==> 02-16: inputs <==
==> flow/design.v <==
`timescale 1 ns / 1 ps
module ame_sobel_filter #(
    parameter LINE_DATA_BITS = 7,
    parameter COMP_DATA_BITS = 8
) (
    input logic clk_i,
    input logic rst_n_i,
    input  logic comp_init_i,
    output logic comp_done_o,
    input logic [5:0] [LINE_DATA_BITS-1:0] line_data_i,
    output logic [3:0] [3:0] [COMP_DATA_BITS-1:0] comp_data_o
);
typedef enum logic [2:0] {
    IDLE   = 3'b000,
    COMP_1 = 3'b001,
    COMP_2 = 3'b010,
    COMP_3 = 3'b011,
    COMP_4 = 3'b100,
    COMP_5 = 3'b101,
    COMP_6 = 3'b110
} state_t;
state_t ctl_sta;
logic [5:0] [1:0] [COMP_DATA_BITS-1:0] line_data;
logic [3:0] [3:0] [COMP_DATA_BITS-1:0] comp_data;
typedef enum logic {
    DATA_1 = 1'b0,
    DATA_2 = 1'b1
} comp_data_t;
generate
    for (genvar i = 0; i < 6; i++) begin: comp_block
        assign line_data[i][DATA_1] = line_data_i[i];
        assign line_data[i][DATA_2] = line_data_i[i] << 1;
    end
endgenerate
logic comp_done;
assign comp_done_o = comp_done;
assign comp_data_o = comp_data;
always_ff @(posedge clk_i or negedge rst_n_i)
begin
    if (!rst_n_i) begin
        ctl_sta <= IDLE;
        comp_done <= 'b0;
        comp_data <= 'b0;
    end else begin
        case (ctl_sta)
            IDLE:
                ctl_sta <= comp_init_i ? COMP_1 : ctl_sta;
            COMP_1:
                ctl_sta <= COMP_2;
            COMP_2:
                ctl_sta <= COMP_3;
            COMP_3:
                ctl_sta <= COMP_4;
            COMP_4:
                ctl_sta <= COMP_5;
            COMP_5:
                ctl_sta <= COMP_6;
            COMP_6:
                ctl_sta <= comp_init_i ? COMP_1 : IDLE;
            default:
                ctl_sta <= IDLE;
        endcase
        comp_done <= (ctl_sta == COMP_6);
        case (ctl_sta)
            IDLE:
                comp_data <= 'b0;
            COMP_1: begin
                comp_data[0][0] <= - line_data[0][DATA_1] - line_data[1][DATA_2] - line_data[2][DATA_1];
                comp_data[1][0] <= - line_data[1][DATA_1] - line_data[2][DATA_2] - line_data[3][DATA_1];
                comp_data[2][0] <= - line_data[2][DATA_1] - line_data[3][DATA_2] - line_data[4][DATA_1];
                comp_data[3][0] <= - line_data[3][DATA_1] - line_data[4][DATA_2] - line_data[5][DATA_1];
            end
            COMP_2: begin
                comp_data[0][1] <= - line_data[0][DATA_1] - line_data[1][DATA_2] - line_data[2][DATA_1];
                comp_data[1][1] <= - line_data[1][DATA_1] - line_data[2][DATA_2] - line_data[3][DATA_1];
                comp_data[2][1] <= - line_data[2][DATA_1] - line_data[3][DATA_2] - line_data[4][DATA_1];
                comp_data[3][1] <= - line_data[3][DATA_1] - line_data[4][DATA_2] - line_data[5][DATA_1];
            end
            COMP_3: begin
                comp_data[0][0] <= comp_data[0][0] + line_data[0][DATA_1] + line_data[1][DATA_2] + line_data[2][DATA_1];
                comp_data[1][0] <= comp_data[1][0] + line_data[1][DATA_1] + line_data[2][DATA_2] + line_data[3][DATA_1];
                comp_data[2][0] <= comp_data[2][0] + line_data[2][DATA_1] + line_data[3][DATA_2] + line_data[4][DATA_1];
                comp_data[3][0] <= comp_data[3][0] + line_data[3][DATA_1] + line_data[4][DATA_2] + line_data[5][DATA_1];
                comp_data[0][2] <= - line_data[0][DATA_1] - line_data[1][DATA_2] - line_data[2][DATA_1];
                comp_data[1][2] <= - line_data[1][DATA_1] - line_data[2][DATA_2] - line_data[3][DATA_1];
                comp_data[2][2] <= - line_data[2][DATA_1] - line_data[3][DATA_2] - line_data[4][DATA_1];
                comp_data[3][2] <= - line_data[3][DATA_1] - line_data[4][DATA_2] - line_data[5][DATA_1];
            end
            COMP_4: begin
                comp_data[0][1] <= comp_data[0][1] + line_data[0][DATA_1] + line_data[1][DATA_2] + line_data[2][DATA_1];
                comp_data[1][1] <= comp_data[1][1] + line_data[1][DATA_1] + line_data[2][DATA_2] + line_data[3][DATA_1];
                comp_data[2][1] <= comp_data[2][1] + line_data[2][DATA_1] + line_data[3][DATA_2] + line_data[4][DATA_1];
                comp_data[3][1] <= comp_data[3][1] + line_data[3][DATA_1] + line_data[4][DATA_2] + line_data[5][DATA_1];
                comp_data[0][3] <= - line_data[0][DATA_1] - line_data[1][DATA_2] - line_data[2][DATA_1];
                comp_data[1][3] <= - line_data[1][DATA_1] - line_data[2][DATA_2] - line_data[3][DATA_1];
                comp_data[2][3] <= - line_data[2][DATA_1] - line_data[3][DATA_2] - line_data[4][DATA_1];
                comp_data[3][3] <= - line_data[3][DATA_1] - line_data[4][DATA_2] - line_data[5][DATA_1];
            end
            COMP_5: begin
                comp_data[0][2] <= comp_data[0][2] + line_data[0][DATA_1] + line_data[1][DATA_2] + line_data[2][DATA_1];
                comp_data[1][2] <= comp_data[1][2] + line_data[1][DATA_1] + line_data[2][DATA_2] + line_data[3][DATA_1];
                comp_data[2][2] <= comp_data[2][2] + line_data[2][DATA_1] + line_data[3][DATA_2] + line_data[4][DATA_1];
                comp_data[3][2] <= comp_data[3][2] + line_data[3][DATA_1] + line_data[4][DATA_2] + line_data[5][DATA_1];
            end
            COMP_6: begin
                comp_data[0][3] <= comp_data[0][3] + line_data[0][DATA_1] + line_data[1][DATA_2] + line_data[2][DATA_1];
                comp_data[1][3] <= comp_data[1][3] + line_data[1][DATA_1] + line_data[2][DATA_2] + line_data[3][DATA_1];
                comp_data[2][3] <= comp_data[2][3] + line_data[2][DATA_1] + line_data[3][DATA_2] + line_data[4][DATA_1];
                comp_data[3][3] <= comp_data[3][3] + line_data[3][DATA_1] + line_data[4][DATA_2] + line_data[5][DATA_1];
            end
            default:
                comp_data <= 'b0;
        endcase
    end
end
endmodule
==> flow/run.sh <==
#!/bin/bash
# the make line also repeats each setting of config.mk as NAME=value (left out here)
make -C /OpenROAD-flow-scripts/flow DESIGN_CONFIG=/design/flow/config.mk WORK_HOME=/design/flow/orfs CLKGATE_MAP_FILE= finish
==> flow/config.mk <==
export PLATFORM = sky130hd
export DESIGN_NAME = ame_sobel_filter
export DESIGN_NICKNAME = ame_sobel_filter
export VERILOG_FILES = /design/flow/design.v
export SDC_FILE = /design/flow/constraint.sdc
export NUM_CORES = 4
export LEC_CHECK = 0
export CAP_MARGIN = 5
export CORE_MARGIN = 2
export CORE_UTILIZATION = 72
export SETUP_SLACK_MARGIN = 0.55
export SLEW_MARGIN = 0
==> flow/constraint.sdc <==
create_clock -name core_clock -period 2.43 [get_ports {clk_i}]
set_input_delay 0.4860 -clock core_clock [delete_from_list [all_inputs] [get_ports {clk_i}]]
set_output_delay 0.4860 -clock core_clock [all_outputs]
set_load 0.01 [all_outputs]
==> 09-25: changes against 02-16 <==
Settings changed: ABC_AREA from default to 1, CAP_MARGIN 5 to 20, CORE_UTILIZATION 72 to 67, CTS_CLUSTER_SIZE from default to 73, SETUP_SLACK_MARGIN 0.55 to default, SLEW_MARGIN 0 to 20.
==> flow/constraint.sdc (replaced) <==
create_clock -name core_clock -period 3.87 [get_ports {clk_i}]
set_input_delay 0.7740 -clock core_clock [delete_from_list [all_inputs] [get_ports {clk_i}]]
set_output_delay 0.7740 -clock core_clock [all_outputs]
set_load 0.01 [all_outputs]
==> results.sh <==
# flow metrics
export IMPL_syn_cell_area_sq_mm=0.0156
export IMPL_status="complete, no violations"
export IMPL_synth_most_common_cell="nand2_1"
export IMPL_syn_nets=2474
export IMPL_synth_area_top_cells="dfrtp_1 22%, fa_1 20%, nand2_1 16%"
export IMPL_globalplace_congestion=0.951
export IMPL_syn_mean_instance_area_sq_um=7.30
export IMPL_initial_core_util=0.687
export IMPL_ys_sh_aoi=0.0790
export IMPL_netlist_area_leader_share=0.217
export IMPL_syn_inst=2135
-- figures above: 09-25

==> results.sh <==
# source this file to load flow results
export IMPL_syn_inst=1472
export IMPL_error_line="[ERROR DPL-0038] Utilization greater than 100%, impossible to legalize"
export IMPL_fp_row_count=51
export IMPL_synth_area_top_cells="dfrtp_1 24%, fa_1 22%, ha_1 12%"
export IMPL_ios=174
export IMPL_place_ws_ps=-1640
export IMPL_haltStage="clock tree synthesis"
export IMPL_yosysWarnings=1
export IMPL_globalplace_congestion=0.943
export IMPL_netlist_area_leader_share=0.238
export IMPL_status="did not finish"
export IMPL_synth_most_common_cell="inv_1"
export IMPL_syn_mean_instance_area_sq_um=9.66
export IMPL_ys_sh_aoi=0.209
export IMPL_adder_share=0.342
export IMPL_place_area_sq_mm=0.0188
export IMPL_initial_core_util=0.733
export IMPL_syn_cell_area_sq_mm=0.0142
export IMPL_syn_nets=1811
export IMPL_async_flop_share=1.00
export IMPL_largest_area_cell="dfrtp_1"
-- figures above: 02-16

